==> inputs of trial 71 <==
// main
module main(clk, rst, ena, state_0, cells);
parameter N = 16;  
parameter M = N + 2;  
input wire clk;
input wire rst;
input wire ena;
input wire [N*N-1:0] state_0;
output logic [N*N-1:0] cells;
wire [M*M-1:0] bordered_cells_q;  
wire [M*M-1:0] bordered_cells_d;
logic [M*M-1:0] bordered_cells_0;  
function int cell_index(int i, int j);
  cell_index = M*j + i;
endfunction
generate
  genvar i;
  genvar j;
  for (i = 0; i < M; i = i + 1) begin : cells_x
    for (j = 0; j < M; j = j + 1) begin : cells_y
      if ( (i > 0) && (i < (M-1)) && (j > 0) && (j < (M-1)) ) begin
        assign bordered_cells_0[cell_index(i, j)] = state_0[N*(j-1) + (i-1)];
        conway_cell CELL(
          .clk(clk), .rst(rst), .ena(ena),
          .neighbors({
            bordered_cells_q[cell_index(i-1, j-1)],
            bordered_cells_q[cell_index(i-1, j  )],
            bordered_cells_q[cell_index(i-1, j+1)],
            bordered_cells_q[cell_index(i  , j+1)],
            bordered_cells_q[cell_index(i+1, j+1)],
            bordered_cells_q[cell_index(i+1, j  )],
            bordered_cells_q[cell_index(i+1, j-1)],
            bordered_cells_q[cell_index(i  , j-1)]
          }),
          .state_0(bordered_cells_0[cell_index(i, j)]),
          .state_d(bordered_cells_d[cell_index(i, j)]),
          .state_q(bordered_cells_q[cell_index(i, j)])
        );
      end else begin  
        assign bordered_cells_0[cell_index(i,j)] = 1'b0;
        assign bordered_cells_q[cell_index(i,j)] = bordered_cells_0[cell_index(i,j)];
        assign bordered_cells_d[cell_index(i,j)] = 0;
      end
    end
  end
  for (i = 0; i < N; i = i + 1) begin : unborder
    always_comb begin
        cells[N*(i+1)-1:N*i] = bordered_cells_q[M*(i+2)-2:M*(i+1)+1];
    end
  end
endgenerate
endmodule
Settings: LEC_CHECK=0, CAP_MARGIN=20, CORE_MARGIN=2, CORE_UTILIZATION=70, CTS_CLUSTER_SIZE=37, HOLD_SLACK_MARGIN=-0.1, MAX_ROUTING_LAYER=met4, PLACE_DENSITY=0.62, SETUP_SLACK_MARGIN=-0.2, SLEW_MARGIN=35; clock period 3.1 ns.
run.sh (not shown) runs the stock make flow with config.mk's settings and CLKGATE_MAP_FILE=.
==> build 91 (differences from trial 71) <==
==> flow/config.mk (replaced) <==
export PLATFORM = sky130hd
export DESIGN_NAME = main
export DESIGN_NICKNAME = main
export VERILOG_FILES = /design/flow/design.v
export SDC_FILE = /design/flow/constraint.sdc
export NUM_CORES = 4
export LEC_CHECK = 0
export CAP_MARGIN = 20
export CORE_MARGIN = 2
export CORE_UTILIZATION = 71
export CTS_CLUSTER_SIZE = 10
export PLACE_DENSITY_LB_ADDON = 0.0
export SLEW_MARGIN = 20
==> flow/constraint.sdc (replaced) <==
create_clock -name core_clock -period 3.63 [get_ports {clk}]
set_input_delay 0.7260 -clock core_clock [delete_from_list [all_inputs] [get_ports {clk}]]
set_output_delay 0.7260 -clock core_clock [all_outputs]
set_load 0.01 [all_outputs]
==> build 63 (differences from trial 71) <==
==> flow/config.mk (replaced) <==
export PLATFORM = sky130hd
export DESIGN_NAME = main
export DESIGN_NICKNAME = main
export VERILOG_FILES = /design/flow/design.v
export SDC_FILE = /design/flow/constraint.sdc
export NUM_CORES = 4
export LEC_CHECK = 0
export CAP_MARGIN = 20
export CORE_MARGIN = 2
export CORE_UTILIZATION = 72
export CTS_CLUSTER_DIAMETER = 400
export CTS_CLUSTER_SIZE = 100
export PLACE_DENSITY = 0.6
export SLEW_MARGIN = 20
==> flow/constraint.sdc (replaced) <==
create_clock -name core_clock -period 2.28 [get_ports {clk}]
set_input_delay 0.4560 -clock core_clock [delete_from_list [all_inputs] [get_ports {clk}]]
set_output_delay 0.4560 -clock core_clock [all_outputs]
set_load 0.01 [all_outputs]
==> build 2 (differences from trial 71) <==
==> flow/config.mk (replaced) <==
export PLATFORM = sky130hd
export DESIGN_NAME = main
export DESIGN_NICKNAME = main
export VERILOG_FILES = /design/flow/design.v
export SDC_FILE = /design/flow/constraint.sdc
export NUM_CORES = 4
export LEC_CHECK = 0
export CAP_MARGIN = 20
export CORE_MARGIN = 2
export CORE_UTILIZATION = 72
export PLACE_DENSITY_LB_ADDON = 0.0
export SETUP_SLACK_MARGIN = 0.35
export SLEW_MARGIN = 20
==> flow/constraint.sdc (replaced) <==
create_clock -name core_clock -period 3.96 [get_ports {clk}]
set_input_delay 0.7920 -clock core_clock [delete_from_list [all_inputs] [get_ports {clk}]]
set_output_delay 0.7920 -clock core_clock [all_outputs]
set_load 0.01 [all_outputs]
==> results <==
| metric | build 91 | trial 71 | build 2 | build 63 |
|---|---|---|---|---|
| Hold Crit Class | reg2reg | - | reg2reg | - |
| Final-layout fill cell count | 4,255 | - | 3,814 | - |
| Final hold slack | 0.656 ns | - | 0.706 ns | - |
| Endpoints failing hold | 0 | - | 0 | - |
| Well Taps | 940 | - | 931 | - |
| OpenROAD warning count | 91 | - | 96 | - |
| Count of placed standard cells including taps | 6,439 | 6,823 | 6,211 | 6,843 |
| Initial Utilization | 71.5% | 71.0% | 72.8% | 72.8% |
| Hold Path Sink | cells_x[11].cells_y[8].genblk1.CELL.state_q | - | cells_x[7].cells_y[9].genblk1.CELL.state_q | - |
| Largest cell class by area | multi-input combinational cells | - | multi-input combinational cells | - |
| Seq Cell Count | 256 | - | 256 | - |
| CP startpoint | cells_x[12].cells_y[7].genblk1.CELL.state_q | - | cells_x[15].cells_y[14].genblk1.CELL.state_q | - |
| Area of the die | 0.0724 mm² | 0.0735 mm² | 0.0715 mm² | 0.0715 mm² |
| Delay of the slowest cell on the worst path | 0.67 ns | - | 0.63 ns | - |
| Global placement routability congestion | 0.884 | 0.891 | 0.895 | 0.903 |
| End of the worst register-to-register path | cells_x[12].cells_y[8].genblk1.CELL.state_q | - | cells_x[14].cells_y[15].genblk1.CELL.state_q | - |
| Clock network latency to the later pin of the worst-skew pair | 0.58 ns | - | 0.58 ns | - |
| Worst setup slack before clock tree synthesis | 0.0590 ns | -0.322 ns | 0.337 ns | -1.15 ns |
| Critical path's most frequent cell | fa_1 | - | fa_1 | - |
| Outcome | complete, no violations | stopped before the end | complete, no violations | stopped before the end |
| Last stage reached | - | global routing (5_1_grt) | - | global routing (5_1_grt) |
| Register-to-Register Path Depth | 9 | - | 9 | - |
| Area inside the core boundary | 0.0698 mm² | 0.0703 mm² | 0.0686 mm² | 0.0686 mm² |


==> willow: inputs <==
==> flow/design.v <==
`timescale 1ns/1ps
`default_nettype none
module adder_1(a, b, c_in, sum, c_out);
input wire a, b, c_in;
output logic sum, c_out;
logic sum0;
logic sum1;
logic carry0;
logic carry1;
always_comb begin
  sum0 = a ^ b;
  sum = sum0 ^ c_in;
  carry0 = a & b;
  carry1 = sum0 & c_in;
  c_out = carry1 | carry0; 
end
endmodule
`timescale 1ns/1ps
`default_nettype none
module eight_input_adder(neighbors, sum);
input  wire [7:0] neighbors;
output logic [3:0] sum;
logic s1, c1, s2, c2, s3, c3, c4, s4, c5, c6;
adder_1 FA1 (.a(neighbors[0]), .b(neighbors[1]), .c_in(neighbors[2]), .sum(s1), .c_out(c1));
adder_1 FA2 (.a(neighbors[3]), .b(neighbors[4]), .c_in(neighbors[5]), .sum(s2), .c_out(c2));
adder_1 FA3 (.a(s1), .b(s2), .c_in(neighbors[6]), .sum(s3), .c_out(c3));
adder_1 HA1 (.a(s3), .b(neighbors[7]), .c_in(1'b0), .sum(sum[0]), .c_out(c4));
adder_1 FA4 (.a(c1), .b(c2), .c_in(c3), .sum(s4), .c_out(c5));
adder_1 HA2 (.a(s4), .b(c4), .c_in(1'b0), .sum(sum[1]), .c_out(c6));
adder_1 HA3 (.a(c5), .b(c6), .c_in(1'b0), .sum(sum[2]), .c_out(sum[3]));
endmodule
module equality_comparator(a, b, out);
input wire [3:0] a;
input wire [3:0] b;
output logic out;
logic [3:0] xor_out;
always_comb begin
    xor_out = a ^ b;
    out = ~xor_out[0] & ~xor_out[1] & ~xor_out[2] & ~xor_out[3];
end
endmodule
`default_nettype none
`timescale 1ns/1ps
module conway_cell(clk, rst, ena, state_0, state_d, state_q, neighbors);
input wire clk;
input wire rst;
input wire ena;
input wire state_0;
output logic state_d;
output logic state_q;
input wire [7:0] neighbors;
logic [3:0] sum;
eight_input_adder eight_input_adder_inst (.neighbors(neighbors), .sum(sum));
logic three_neighbors;
logic two_neighbors;
logic two_or_three_neighbors;
equality_comparator two_neighbors_comparator (.a(sum), .b(4'b0010), .out(two_neighbors));
equality_comparator three_neighbors_comparator (.a(sum), .b(4'b0011), .out(three_neighbors));
always_comb begin
	two_or_three_neighbors = three_neighbors | two_neighbors;
	state_d = (~ state_q & three_neighbors) | (state_q & two_or_three_neighbors);
end
always_ff @(posedge clk) begin : delay
	state_q <= rst ? state_0 : (ena ? state_d : state_q);
end 
endmodule
`default_nettype none  
module main(clk, rst, ena, state_0, cells);
parameter N = 16;  
parameter M = N + 2;  
input wire clk;
input wire rst;
input wire ena;
input wire [N*N-1:0] state_0;
output logic [N*N-1:0] cells;
wire [M*M-1:0] bordered_cells_q;  
wire [M*M-1:0] bordered_cells_d;
logic [M*M-1:0] bordered_cells_0;  
function int cell_index(int i, int j);
  cell_index = M*j + i;
endfunction
generate
  genvar i;
  genvar j;
  for (i = 0; i < M; i = i + 1) begin : cells_x
    for (j = 0; j < M; j = j + 1) begin : cells_y
      if ( (i > 0) && (i < (M-1)) && (j > 0) && (j < (M-1)) ) begin
        assign bordered_cells_0[cell_index(i, j)] = state_0[N*(j-1) + (i-1)];
        conway_cell CELL(
          .clk(clk), .rst(rst), .ena(ena),
          .neighbors({
            bordered_cells_q[cell_index(i-1, j-1)],
            bordered_cells_q[cell_index(i-1, j  )],
            bordered_cells_q[cell_index(i-1, j+1)],
            bordered_cells_q[cell_index(i  , j+1)],
            bordered_cells_q[cell_index(i+1, j+1)],
            bordered_cells_q[cell_index(i+1, j  )],
            bordered_cells_q[cell_index(i+1, j-1)],
            bordered_cells_q[cell_index(i  , j-1)]
          }),
          .state_0(bordered_cells_0[cell_index(i, j)]),
          .state_d(bordered_cells_d[cell_index(i, j)]),
          .state_q(bordered_cells_q[cell_index(i, j)])
        );
      end else begin  
        assign bordered_cells_0[cell_index(i,j)] = 1'b0;
        assign bordered_cells_q[cell_index(i,j)] = bordered_cells_0[cell_index(i,j)];
        assign bordered_cells_d[cell_index(i,j)] = 0;
      end
    end
  end
  for (i = 0; i < N; i = i + 1) begin : unborder
    always_comb begin
        cells[N*(i+1)-1:N*i] = bordered_cells_q[M*(i+2)-2:M*(i+1)+1];
    end
  end
endgenerate
endmodule
`default_nettype wire  
==> flow/run.sh <==
#!/bin/bash
# the make line also repeats each setting of config.mk as NAME=value (left out here)
make -C /OpenROAD-flow-scripts/flow DESIGN_CONFIG=/design/flow/config.mk WORK_HOME=/design/flow/orfs CLKGATE_MAP_FILE= finish
==> flow/config.mk <==
export PLATFORM = sky130hd
export DESIGN_NAME = main
export DESIGN_NICKNAME = main
export VERILOG_FILES = /design/flow/design.v
export SDC_FILE = /design/flow/constraint.sdc
export NUM_CORES = 4
export LEC_CHECK = 0
export ABC_AREA = 1
export CAP_MARGIN = 20
export CELL_PAD_IN_SITES_DETAIL_PLACEMENT = 1
export CELL_PAD_IN_SITES_GLOBAL_PLACEMENT = 1
export CORE_MARGIN = 9
export CORE_UTILIZATION = 72
export MIN_ROUTING_LAYER = met2
export SETUP_SLACK_MARGIN = 0.71
export SLEW_MARGIN = 20
==> flow/constraint.sdc <==
create_clock -name core_clock -period 3.03 [get_ports {clk}]
set_input_delay 0.6060 -clock core_clock [delete_from_list [all_inputs] [get_ports {clk}]]
set_output_delay 0.6060 -clock core_clock [all_outputs]
set_load 0.01 [all_outputs]
==> inputs of xenon, as changes to willow <==
- ABC_AREA: 1 -> unset
- CELL_PAD_IN_SITES_DETAIL_PLACEMENT: 1 -> unset
- CELL_PAD_IN_SITES_GLOBAL_PLACEMENT: 1 -> unset
- CORE_MARGIN: 9 -> 2
- CORE_UTILIZATION: 72 -> 45
- MIN_ROUTING_LAYER: met2 -> unset
- PLACE_DENSITY: unset -> 0.6
- SETUP_SLACK_MARGIN: 0.71 -> unset
==> flow/constraint.sdc (replaced) <==
create_clock -name core_clock -period 3.66 [get_ports {clk}]
set_input_delay 0.7320 -clock core_clock [delete_from_list [all_inputs] [get_ports {clk}]]
set_output_delay 0.7320 -clock core_clock [all_outputs]
set_load 0.01 [all_outputs]
==> inputs of harbor, as changes to willow <==
- ABC_AREA: 1 -> unset
- CELL_PAD_IN_SITES_DETAIL_PLACEMENT: 1 -> unset
- CELL_PAD_IN_SITES_GLOBAL_PLACEMENT: 1 -> unset
- CORE_ASPECT_RATIO: unset -> 0.73
- CORE_MARGIN: 9 -> 4
- CORE_UTILIZATION: 72 -> 30
- GPL_ROUTABILITY_DRIVEN: unset -> 0
- MAX_ROUTING_LAYER: unset -> met4
- PLACE_DENSITY: unset -> 0.6
- SETUP_SLACK_MARGIN: 0.71 -> unset
- TNS_END_PERCENT: unset -> 25
==> flow/constraint.sdc (replaced) <==
create_clock -name core_clock -period 5.0 [get_ports {clk}]
set_input_delay 1.0000 -clock core_clock [delete_from_list [all_inputs] [get_ports {clk}]]
set_output_delay 1.0000 -clock core_clock [all_outputs]
set_load 0.01 [all_outputs]
==> comparison table <==
item                                                           xenon          harbor                  willow
Launching element type of the critical path                flip-flop       flip-flop                       -
Worst skew pair latency                                       620 ps          630 ps                       -
Buffers & Inverters on Critical Path                               3               2                       -
Number of endpoints failing setup at the final stage               0               0                       -
Post-DR wirelength/cell                                     17.08 um        19.32 um                       -
Number of post-CTS setup repair buffers                            0               0                       -
Run status                                            finished clean  finished clean  stopped before the end
Failing step                                                       -               -            3_3_place_gp
Aggregate global routing overflow                                  0               0                       -
Final tally of hold violations                                     0               0                       -
Area of all placed cells without fillers                   58900 um2       57150 um2                       -
Remaining routing DRC violations                                   0               0                       -
Level count of the clock H-tree                                    2               2                       -


==> inputs of v39 <==
Starts from the design.v that is shown in full above.
Settings: LEC_CHECK=0, CAP_MARGIN=20, CORE_MARGIN=2, CORE_UTILIZATION=62, MAX_ROUTING_LAYER=met4, PLACE_DENSITY=0.6, SLEW_MARGIN=25; clock period 2.97 ns.
==> inputs of v33, as changes to v39 <==
Settings changed: CORE_UTILIZATION 62 to 70, CTS_CLUSTER_SIZE set to 37, PLACE_DENSITY 0.6 to unset, SETUP_SLACK_MARGIN set to -0.21, SLEW_MARGIN 25 to 20.
==> flow/constraint.sdc (replaced) <==
create_clock -name core_clock -period 3.29 [get_ports {clk}]
set_input_delay 0.6580 -clock core_clock [delete_from_list [all_inputs] [get_ports {clk}]]
set_output_delay 0.6580 -clock core_clock [all_outputs]
set_load 0.01 [all_outputs]
==> notes <==
v39 produced a layout that fails on setup timing. v33 finished but fails on setup timing. Register-to-register slack: v33 is better than v39 (0.21 ns). In v33 the wire length is smaller than in v39, by about 7%. Synthesized area is the same in v39 and v33. Of v39 and v33, v39 has the higher die size (gap 13%, measured against v33). In v33 the clock-buffer cell count is higher than in v39, by 6. Between v33 and v39, the lower final cell count is in v33 (gap 7.2%, measured against v39). Sequential cell count is the same in v33 and v39. Between v33 and v39, the lower global-route usage is in v39 (gap 3.4 points).


==> job 151: inputs <==
RTL: the design.v shown in full above, as it stands there.
Settings: LEC_CHECK=0, CAP_MARGIN=20, CORE_MARGIN=2, CORE_UTILIZATION=52, PLACE_DENSITY=0.6, SLEW_MARGIN=20; clock period 6.99 ns.
==> job 6699 (differences from job 151) <==
==> flow/config.mk (replaced) <==
export PLATFORM = sky130hd
export DESIGN_NAME = main
export DESIGN_NICKNAME = main
export VERILOG_FILES = /design/flow/design.v
export SDC_FILE = /design/flow/constraint.sdc
export NUM_CORES = 4
export LEC_CHECK = 0
export ABC_AREA = 1
export CAP_MARGIN = 40
export CORE_MARGIN = 2
export CORE_UTILIZATION = 72
export CTS_CLUSTER_DIAMETER = 219
export CTS_CLUSTER_SIZE = 72
export PLACE_DENSITY_LB_ADDON = 0.27
export SLEW_MARGIN = 20
==> flow/constraint.sdc (replaced) <==
create_clock -name core_clock -period 2.81 [get_ports {clk}]
set_input_delay 0.5620 -clock core_clock [delete_from_list [all_inputs] [get_ports {clk}]]
set_output_delay 0.5620 -clock core_clock [all_outputs]
set_load 0.01 [all_outputs]
==> job 9506 (differences from job 151) <==
==> flow/config.mk (replaced) <==
export PLATFORM = sky130hd
export DESIGN_NAME = main
export DESIGN_NICKNAME = main
export VERILOG_FILES = /design/flow/design.v
export SDC_FILE = /design/flow/constraint.sdc
export NUM_CORES = 4
export LEC_CHECK = 0
export ABC_AREA = 1
export CAP_MARGIN = 30
export CORE_MARGIN = 10
export CORE_UTILIZATION = 57
export CTS_CLUSTER_DIAMETER = 68
export CTS_CLUSTER_SIZE = 34
export MIN_ROUTING_LAYER = met2
export PLACE_DENSITY_LB_ADDON = 0.07
export SETUP_SLACK_MARGIN = 0.22
export SLEW_MARGIN = 20
==> flow/constraint.sdc (replaced) <==
create_clock -name core_clock -period 2.23 [get_ports {clk}]
set_input_delay 0.4460 -clock core_clock [delete_from_list [all_inputs] [get_ports {clk}]]
set_output_delay 0.4460 -clock core_clock [all_outputs]
set_load 0.01 [all_outputs]
==> job 850 (differences from job 151) <==
==> flow/config.mk (replaced) <==
export PLATFORM = sky130hd
export DESIGN_NAME = main
export DESIGN_NICKNAME = main
export VERILOG_FILES = /design/flow/design.v
export SDC_FILE = /design/flow/constraint.sdc
export NUM_CORES = 4
export LEC_CHECK = 0
export CAP_MARGIN = 0
export CORE_MARGIN = 2
export CORE_UTILIZATION = 72
export CTS_CLUSTER_DIAMETER = 68
export CTS_CLUSTER_SIZE = 34
export MIN_ROUTING_LAYER = met1
export SETUP_SLACK_MARGIN = -0.2
export SLEW_MARGIN = 20
export TNS_END_PERCENT = 5
==> flow/constraint.sdc (replaced) <==
create_clock -name core_clock -period 3.24 [get_ports {clk}]
set_input_delay 0.6480 -clock core_clock [delete_from_list [all_inputs] [get_ports {clk}]]
set_output_delay 0.6480 -clock core_clock [all_outputs]
set_load 0.01 [all_outputs]
==> qor summary <==
metric                                                               job 6699                                      job 850                                      job 151                                    job 9506
Final worst-path setup slack                                                -                                      -340 ps                                      3320 ps                                     -774 ps
Hold path startpoint                                                        -                                          rst  cells_x[16].cells_y[1].genblk1.CELL.state_q                                         rst
Mean number of vias per cell                                                -                                         5.38                                         4.93                                        6.51
Gate count of the mapped netlist                                         5961                                         4978                                         4978                                        5961
Final worst path period share                                               -                                         1.11                                        0.524                                        1.35
Complex-gate fraction of the synthesized area                        0.000384                                       0.0290                                       0.0290                                    0.000384
Final wirelength                                                            -                                    131000 um                                    116000 um                                   139000 um
Dominant cell area share                                                0.346                                        0.361                                        0.361                                       0.346
Run status                                          aborted with a tool error                   complete, but fails checks             no timing/DRC/antenna violations                  complete, but fails checks
Stage where the flow stopped                         global routing (5_1_grt)                                            -                                            -                                           -
Violated checks                                                             -                         negative setup slack                                            -                        negative setup slack
Clock transition at path regs                                               -                                        60 ps                                        60 ps                                       60 ps
Number of logic gates                                                       -                                         2672                                         2672                                        3183
Remaining antenna violation count after routing                             -                                            0                                            0                                           0
Chip Footprint                                                    74500 sq um                                  71500 sq um                                  98500 sq um                                104000 sq um
GP Congestion                                                           0.895                                        0.907                                        0.841                                       0.870
Layout-stage area growth over the synthesis result                          -                                        22.9%                                        11.5%                                       33.9%
Worst min-delay path class                                                  -                                       in2reg                                      reg2reg                                      in2reg
First-pass iteration count of the detailed router                           -                                            7                                            5                                           9
Endpoint of the worst setup timing path                                     -  cells_x[4].cells_y[11].genblk1.CELL.state_q                                    cells[42]  cells_x[2].cells_y[2].genblk1.CELL.state_q
Number of sequential cells in the layout                                    -                                          256                                          256                                         256
Post-synth seq share                                                    0.148                                        0.154                                        0.154                                       0.148
Crit path arrival time                                                      -                                      4000 ps                                      2270 ps                                     3390 ps
Pre-CTS worst setup slack                                             -232 ps                                      -224 ps                                      3260 ps                                     -768 ps
